Design BallCompetition, start of the top module:
module BallCompetition(
    input	wire clk,					 
    input   wire rstn,					 
    input	wire	[3:0]  sw_in,  	 
    input   wire  [2:0]  key_in,		 
    output	wire	[1:0]  reg_ab,  	 
    output  wire  [7:0]  led_time,	 
    output  [8:0]  seg_led_1,			 
	 output  [8:0]  seg_led_2			 
);
export LEC_CHECK = 0
export ABC_AREA = 1
export CAP_MARGIN = 20
export CORE_ASPECT_RATIO = 1.08
export CORE_MARGIN = 2
export CORE_UTILIZATION = 72
export CTS_CLUSTER_DIAMETER = 332
export CTS_CLUSTER_SIZE = 15
export MAX_ROUTING_LAYER = met5
export PLACE_DENSITY_LB_ADDON = 0.28
export SETUP_SLACK_MARGIN = -0.15
export SLEW_MARGIN = 20
export TNS_END_PERCENT = 30
create_clock -name core_clock -period 4.45 [get_ports {clk}]
run.sh (not shown) runs the stock make flow with config.mk's settings and CLKGATE_MAP_FILE=.
The baseline produced a layout that fails on setup timing.
Then changed:
Settings changed: ABC_AREA 1 to default, CORE_ASPECT_RATIO 1.08 to default, CORE_UTILIZATION 72 to 40, CTS_CLUSTER_DIAMETER 332 to default, CTS_CLUSTER_SIZE 15 to default, MAX_ROUTING_LAYER met5 to default, PLACE_DENSITY_LB_ADDON 0.28 to default, SETUP_SLACK_MARGIN -0.15 to default, TNS_END_PERCENT 30 to default.
Clock period 4.45 ns to 10.0 ns, I/O delays scaled along.
Result: This time the run passed the timing, DRC and antenna checks; clock-buffer cell count increases by 1; routed wire length goes down by 16%; total power decreases by 63%; combinational power went down by 76%.

---

Starting RTL as in the previous note.
Settings: LEC_CHECK=0, ABC_AREA=1, CAP_MARGIN=20, CORE_ASPECT_RATIO=1.08, CORE_MARGIN=2, CORE_UTILIZATION=72, CTS_CLUSTER_DIAMETER=393, CTS_CLUSTER_SIZE=15, MAX_ROUTING_LAYER=met5, PLACE_DENSITY_LB_ADDON=0.24, SETUP_SLACK_MARGIN=-0.15, SLEW_MARGIN=20, TNS_END_PERCENT=45; clock period 4.37 ns.
The baseline completed, yet does not pass: negative setup slack.
Edit:
==> flow/config.mk (replaced) <==
export PLATFORM = sky130hd
export DESIGN_NAME = BallCompetition
export DESIGN_NICKNAME = BallCompetition
export VERILOG_FILES = /design/flow/design.v
export SDC_FILE = /design/flow/constraint.sdc
export NUM_CORES = 4
export LEC_CHECK = 0
export CAP_MARGIN = 20
export CORE_MARGIN = 2
export CORE_UTILIZATION = 9
export SLEW_MARGIN = 20
==> flow/constraint.sdc (replaced) <==
create_clock -name core_clock -period 11.3 [get_ports {clk}]
set_input_delay 2.2600 -clock core_clock [delete_from_list [all_inputs] [get_ports {clk}]]
set_output_delay 2.2600 -clock core_clock [all_outputs]
set_load 0.01 [all_outputs]
The changed run finished with timing, DRC and antenna clean.
Power goes down by 68%.
Critical path depth goes down by 18.
Sequential cell count stays the same.
Via count goes down by 19%.

---

Starting RTL as in the previous note.
==> flow/design.v (excerpt) <==
module BallCompetition(
    input	wire clk,					 
    input   wire rstn,					 
    input	wire	[3:0]  sw_in,  	 
    input   wire  [2:0]  key_in,		 
    output	wire	[1:0]  reg_ab,  	 
    output  wire  [7:0]  led_time,	 
    output  [8:0]  seg_led_1,			 
	 output  [8:0]  seg_led_2			 
);
Settings: LEC_CHECK=0, ABC_AREA=1, CAP_MARGIN=20, CORE_ASPECT_RATIO=1.08, CORE_MARGIN=5, CORE_UTILIZATION=69, CTS_CLUSTER_DIAMETER=294, CTS_CLUSTER_SIZE=95, MAX_ROUTING_LAYER=met5, PLACE_DENSITY=0.38, SETUP_SLACK_MARGIN=-0.39, SLEW_MARGIN=20, TNS_END_PERCENT=30; clock period 5.45 ns.
Then changed:
- ABC_AREA: 1 -> not set
- CORE_ASPECT_RATIO: 1.08 -> not set
- CORE_MARGIN: 5 -> 2
- CORE_UTILIZATION: 69 -> 66
- CTS_CLUSTER_DIAMETER: 294 -> not set
- CTS_CLUSTER_SIZE: 95 -> not set
- MAX_ROUTING_LAYER: met5 -> not set
- PLACE_DENSITY: 0.38 -> not set
- SETUP_SLACK_MARGIN: -0.39 -> not set
- TNS_END_PERCENT: 30 -> not set
- clock period: 5.45 -> 6.7 ns (I/O delays scaled with it)
After rerunning: The new run ran to the end with no violations. Hold slack is better by 5.6 ps. Design area shrinks by 2.5%. Total power came out lower by 26%. First-iteration DRC count climbs by 31%. Sequential share of layout area rises by 0.80 points. Routed wire length came out higher by 8.9%. Sequential power drops by 19%.

---

Starting RTL as in the previous note.
==> flow/design.v (excerpt) <==
module BallCompetition(
    input	wire clk,					 
    input   wire rstn,					 
    input	wire	[3:0]  sw_in,  	 
    input   wire  [2:0]  key_in,		 
    output	wire	[1:0]  reg_ab,  	 
    output  wire  [7:0]  led_time,	 
    output  [8:0]  seg_led_1,			 
	 output  [8:0]  seg_led_2			 
);
	localparam DelayTime = 250;   
   wire [2:0]	press_on;				 
	wire [3:0] seg_data_1;				 
	wire [3:0] seg_data_2;				 
    key_debounce	 
    #(.DELAY_TIME  (DelayTime))  
    key0
    (
		.clk(clk),		            
      .rstn(rstn),
      .key_in(key_in[0]),		
      .press_on(press_on[0])	       
    );
    key_debounce
    #(.DELAY_TIME  (DelayTime))  
    key1
    (
      .clk(clk),		           
      .rstn(rstn),
      .key_in(key_in[1]),		
      .press_on(press_on[1])	       
    );
    key_debounce
    #(.DELAY_TIME  (DelayTime))  
    key2
    (
      .clk(clk),		            
      .rstn(rstn),
      .key_in(key_in[2]),		
      .press_on(press_on[2])	      
    ); 
    Display u_Display(
      .clk(clk),  
      .rstn(rstn),
      .sw_in(sw_in),  
      .press_on(press_on),
      .reg_ab(reg_ab), 
      .led_time(led_time),
      .seg_data_1(seg_data_1),  
      .seg_data_2(seg_data_2)      
    );
    segment u_segment(
   .seg_data_1  (seg_data_1),	
	.seg_data_2  (seg_data_2),		
	.seg_led_1   (seg_led_1),		
	.seg_led_2	 (seg_led_2)
    );
endmodule
make LEC_CHECK=0 ABC_AREA=1 CAP_MARGIN=20 CORE_ASPECT_RATIO=1.08 CORE_MARGIN=2 CORE_UTILIZATION=72 CTS_CLUSTER_DIAMETER=86 CTS_CLUSTER_SIZE=15 MAX_ROUTING_LAYER=met5 SETUP_SLACK_MARGIN=0.71 SLEW_MARGIN=20 TNS_END_PERCENT=30 finish   # period 3.57 ns
The baseline stopped in global routing, error GRT-0232.
Then changed:
PLACE_DENSITY_LB_ADDON = 0.22   (was unset)
SETUP_SLACK_MARGIN = -0.15   (was 0.71)
TNS_END_PERCENT = 75   (was 30)
clock period = 4.45 ns   (was 3.57 ns; I/O delays follow)
=>
- The changed run completed, yet does not pass: setup timing
- synthesized area is unchanged
- die size does not change
- synthesized cell count does not change
Then changed:
ABC_AREA = 0   (was 1)
CTS_CLUSTER_SIZE = 90   (was 15)
PLACE_DENSITY_LB_ADDON = unset   (was 0.22)
SETUP_SLACK_MARGIN = 0.71   (was -0.15)
TNS_END_PERCENT = 30   (was 75)
clock period = 3.08 ns   (was 4.45 ns; I/O delays follow)
=> Now the flow did not get past clock tree synthesis, error DPL-0038; synthesized cell count went down by about 17%; die size went down by about 1.6%; synthesized area went down by about 1.7%.
Then changed:
ABC_AREA = unset   (was 0)
CORE_ASPECT_RATIO = unset   (was 1.08)
CORE_UTILIZATION = 40   (was 72)
CTS_CLUSTER_DIAMETER = unset   (was 86)
CTS_CLUSTER_SIZE = unset   (was 90)
MAX_ROUTING_LAYER = unset   (was met5)
SETUP_SLACK_MARGIN = unset   (was 0.71)
TNS_END_PERCENT = unset   (was 30)
clock period = 10.5 ns   (was 3.08 ns; I/O delays follow)
The changed run ran to the end with no violations.
Synthesized area stays the same.
Synthesized cell count stays the same.
Die size increases by 77%.

---

Starting RTL as in the previous note.
==> flow/design.v (excerpt) <==
module BallCompetition(
    input	wire clk,					 
    input   wire rstn,					 
    input	wire	[3:0]  sw_in,  	 
    input   wire  [2:0]  key_in,		 
    output	wire	[1:0]  reg_ab,  	 
    output  wire  [7:0]  led_time,	 
    output  [8:0]  seg_led_1,			 
	 output  [8:0]  seg_led_2			 
);
Settings: LEC_CHECK=0, ABC_AREA=1, CAP_MARGIN=20, CORE_ASPECT_RATIO=1.08, CORE_MARGIN=5, CORE_UTILIZATION=69, CTS_CLUSTER_DIAMETER=294, CTS_CLUSTER_SIZE=98, MAX_ROUTING_LAYER=met5, PLACE_DENSITY_LB_ADDON=0.29, SETUP_SLACK_MARGIN=-0.39, SLEW_MARGIN=20, TNS_END_PERCENT=30; clock period 5.45 ns.
The baseline completed with no timing, DRC or antenna violations.
Change:
==> flow/config.mk (replaced) <==
export PLATFORM = sky130hd
export DESIGN_NAME = BallCompetition
export DESIGN_NICKNAME = BallCompetition
export VERILOG_FILES = /design/flow/design.v
export SDC_FILE = /design/flow/constraint.sdc
export NUM_CORES = 4
export LEC_CHECK = 0
export CAP_MARGIN = 20
export CORE_MARGIN = 2
export CORE_UTILIZATION = 52
export SLEW_MARGIN = 20
==> flow/constraint.sdc (replaced) <==
create_clock -name core_clock -period 6.3 [get_ports {clk}]
set_input_delay 1.2600 -clock core_clock [delete_from_list [all_inputs] [get_ports {clk}]]
set_output_delay 1.2600 -clock core_clock [all_outputs]
set_load 0.01 [all_outputs]
Sequential cell count is unchanged.
Clock skew hardly moves.
Power went down by 22%.
Via count went down by 5.0%.

---

BallCompetition again, from the RTL that the note above started with.
Settings: LEC_CHECK=0, ABC_AREA=1, CAP_MARGIN=20, CORE_ASPECT_RATIO=0.69, CORE_MARGIN=2, CORE_UTILIZATION=72, CTS_CLUSTER_DIAMETER=395, CTS_CLUSTER_SIZE=100, PLACE_DENSITY_LB_ADDON=0.04, SETUP_SLACK_MARGIN=1.29, SLEW_MARGIN=20, TNS_END_PERCENT=5; clock period 4.38 ns.
The baseline finished but fails on setup timing.
Next try:
- CORE_ASPECT_RATIO: 0.69 -> 1.97
The new run did not get past global routing, error GRT-0232.
Die area hardly moves.
Synthesized area is unchanged.
Synthesized cell count is unchanged.
Next try:
- CORE_ASPECT_RATIO: 1.97 -> not set
- CTS_CLUSTER_DIAMETER: 395 -> 103
- CTS_CLUSTER_SIZE: 100 -> 99
- PLACE_DENSITY_LB_ADDON: 0.04 -> not set
- SETUP_SLACK_MARGIN: 1.29 -> not set
- TNS_END_PERCENT: 5 -> not set
- clock period: 4.38 -> 6.37 ns (I/O delays scaled with it)
=> This time the run went through all stages and came out clean. Area after synthesis is unchanged. Die size is lower by about 0.35%. Synthesized cell count is unchanged.

---

== try-sierra ==
Starting RTL as in the previous note.
Design BallCompetition, start of the top module:
module BallCompetition(
    input	wire clk,					 
    input   wire rstn,					 
    input	wire	[3:0]  sw_in,  	 
    input   wire  [2:0]  key_in,		 
    output	wire	[1:0]  reg_ab,  	 
    output  wire  [7:0]  led_time,	 
    output  [8:0]  seg_led_1,			 
	 output  [8:0]  seg_led_2			 
);
	localparam DelayTime = 250;   
   wire [2:0]	press_on;				 
	wire [3:0] seg_data_1;				 
	wire [3:0] seg_data_2;				 
    key_debounce	 
    #(.DELAY_TIME  (DelayTime))  
    key0
    (
		.clk(clk),		            
      .rstn(rstn),
      .key_in(key_in[0]),		
      .press_on(press_on[0])	       
    );
    key_debounce
    #(.DELAY_TIME  (DelayTime))  
    key1
    (
      .clk(clk),		           
      .rstn(rstn),
      .key_in(key_in[1]),		
      .press_on(press_on[1])	       
    );
    key_debounce
    #(.DELAY_TIME  (DelayTime))  
    key2
    (
      .clk(clk),		            
      .rstn(rstn),
      .key_in(key_in[2]),		
      .press_on(press_on[2])	      
    ); 
    Display u_Display(
      .clk(clk),  
  ...
clock: 6.3 ns
lec_check: 0
abc_area: 1
cap_margin: 20
core_margin: 2
core_utilization: 72
cts_cluster_diameter: 388
cts_cluster_size: 100
place_density: 0.35
slew_margin: 20
#### Input delta (try-delta over try-sierra)
# try-sierra
export LEC_CHECK = 0
export ABC_AREA = 1
export CAP_MARGIN = 20
export CORE_MARGIN = 2
export CORE_UTILIZATION = 72
export CTS_CLUSTER_DIAMETER = 388
export CTS_CLUSTER_SIZE = 100
export PLACE_DENSITY = 0.35
export SLEW_MARGIN = 20
create_clock -name core_clock -period 6.3 [get_ports {clk}]
# try-delta
export LEC_CHECK = 0
export CAP_MARGIN = 20
export CORE_MARGIN = 2
export CORE_UTILIZATION = 62
export SLEW_MARGIN = 20
create_clock -name core_clock -period 6.62 [get_ports {clk}]
--- outcome ---
- Compared with try-sierra, try-delta shows a lower cell area power density.
- Between try-sierra and try-delta, the count of clock-buffer cells in the layout is higher for try-sierra.
- Compared with try-sierra, try-delta shows a xor/xnor share of the synthesized area that is 0.50 points higher.

---

## run 1
Starting RTL as in the previous note.
Design BallCompetition, start of the top module:
module BallCompetition(
    input	wire clk,					 
    input   wire rstn,					 
    input	wire	[3:0]  sw_in,  	 
    input   wire  [2:0]  key_in,		 
    output	wire	[1:0]  reg_ab,  	 
    output  wire  [7:0]  led_time,	 
    output  [8:0]  seg_led_1,			 
	 output  [8:0]  seg_led_2			 
);
	localparam DelayTime = 250;   
   wire [2:0]	press_on;				 
	wire [3:0] seg_data_1;				 
	wire [3:0] seg_data_2;				 
    key_debounce	 
    #(.DELAY_TIME  (DelayTime))  
    key0
    (
		.clk(clk),		            
      .rstn(rstn),
      .key_in(key_in[0]),		
      .press_on(press_on[0])	       
    );
    key_debounce
    #(.DELAY_TIME  (DelayTime))  
    key1
    (
      .clk(clk),		           
      .rstn(rstn),
      .key_in(key_in[1]),		
      .press_on(press_on[1])	       
    );
    key_debounce
    #(.DELAY_TIME  (DelayTime))  
    key2
    (
      .clk(clk),		            
      .rstn(rstn),
      .key_in(key_in[2]),		
      .press_on(press_on[2])	      
    ); 
    Display u_Display(
      .clk(clk),  
      .rstn(rstn),
      .sw_in(sw_in),  
      .press_on(press_on),
      .reg_ab(reg_ab), 
      .led_time(led_time),
      .seg_data_1(seg_data_1),  
      .seg_data_2(seg_data_2)      
    );
    segment u_segment(
   .seg_data_1  (seg_data_1),	
	.seg_data_2  (seg_data_2),		
	.seg_led_1   (seg_led_1),		
	.seg_led_2	 (seg_led_2)
    );
endmodule
make LEC_CHECK=0 ABC_AREA=1 CAP_MARGIN=20 CORE_ASPECT_RATIO=0.94 CORE_MARGIN=2 CORE_UTILIZATION=72 CTS_CLUSTER_DIAMETER=203 CTS_CLUSTER_SIZE=90 MAX_ROUTING_LAYER=met5 PLACE_DENSITY=0.35 SETUP_SLACK_MARGIN=1.17 SLEW_MARGIN=20 TNS_END_PERCENT=75 finish   # period 4.69 ns
In run 1 the implementation completed, yet the final layout does not meet the checks, the culprit being negative setup slack.
Changes in run 2 relative to run 1:
- TNS_END_PERCENT: 75 -> unset
- CTS_CLUSTER_DIAMETER: 203 -> 103
- MAX_ROUTING_LAYER: met5 -> unset
- PLACE_DENSITY: 0.35 -> unset
- SETUP_SLACK_MARGIN: 1.17 -> unset
- CORE_ASPECT_RATIO: 0.94 -> unset
- CTS_CLUSTER_SIZE: 90 -> 36
- ABC_AREA: 1 -> unset
- the clock period (ns, I/O delays scaled along): 4.69 -> 6.7
[summary]
Run 2 completed end to end with timing, DRC and antenna clean.
Between run 1 and run 2, the flow reports die size decreasing slightly.
Diff run 1 -> run 2: register-to-register slack moved up; number of rows created at floorplan increased about 2.3%; met2 layer wire length in the routed design now smaller.
Re hold slack: run 2 and run 1 aren't equal, and the lower value belongs to run 1.
Highest cell delay on the worst timing path is lower on run 1
Compared with run 1, in run 2 via count of the first global-routing pass decreased by about 14% relative to the old numbers; power share of the clock group shows an increase of 6.1 points; count of clock buffers in the final design shows a reduction of 1.
Run 2 against run 1; total power is down by more than a quarter.
The cell area of run 2 falls short of that of run 1 by 13%.
Input changes introduced in run 3 (baseline for comparison: run 2):
- PLACE_DENSITY_LB_ADDON newly set to 0.04
- CTS_CLUSTER_DIAMETER removed (was 103)
- CORE_UTILIZATION changed from 72 to 65
- CTS_CLUSTER_SIZE removed (was 36)
- ABC_AREA newly set to 1
- the clock period (ns, I/O delays scaled along) changed from 6.7 to 4.38
### Flow results
The layout from run 3, despite a flow that completed every stage, fails the layout checks, with the failing checks listed as negative setup slack.
Synthesized cell count sits higher in run 3 than in run 2.
For the largest net degree at the start of global routing, run 3 came in 5.1% higher than run 2 did.
Cell area | run 3 vs run 2 | run 3 larger
Pre-CTS setup slack deteriorates in run 3 relative to run 2.
Final critical-path setup slack is lower on run 3
Net switching power went up by more than 100% going from run 2 to run 3.
Of run 2 and run 3, the higher share of power burned in combinational logic belongs to run 3.
Run 3 vs. run 2: wire length of the first global-routing pass decreased 4.4%; total setup buffers inserted after CTS increased 6.
Overall routed net length went up by a few percent going from run 2 to run 3.
Run comparison: run 3 power group with the largest share combinational logic; run 2 power group with the largest share sequential cells
No activity file was given, so power comes from the tool's default toggle rates.
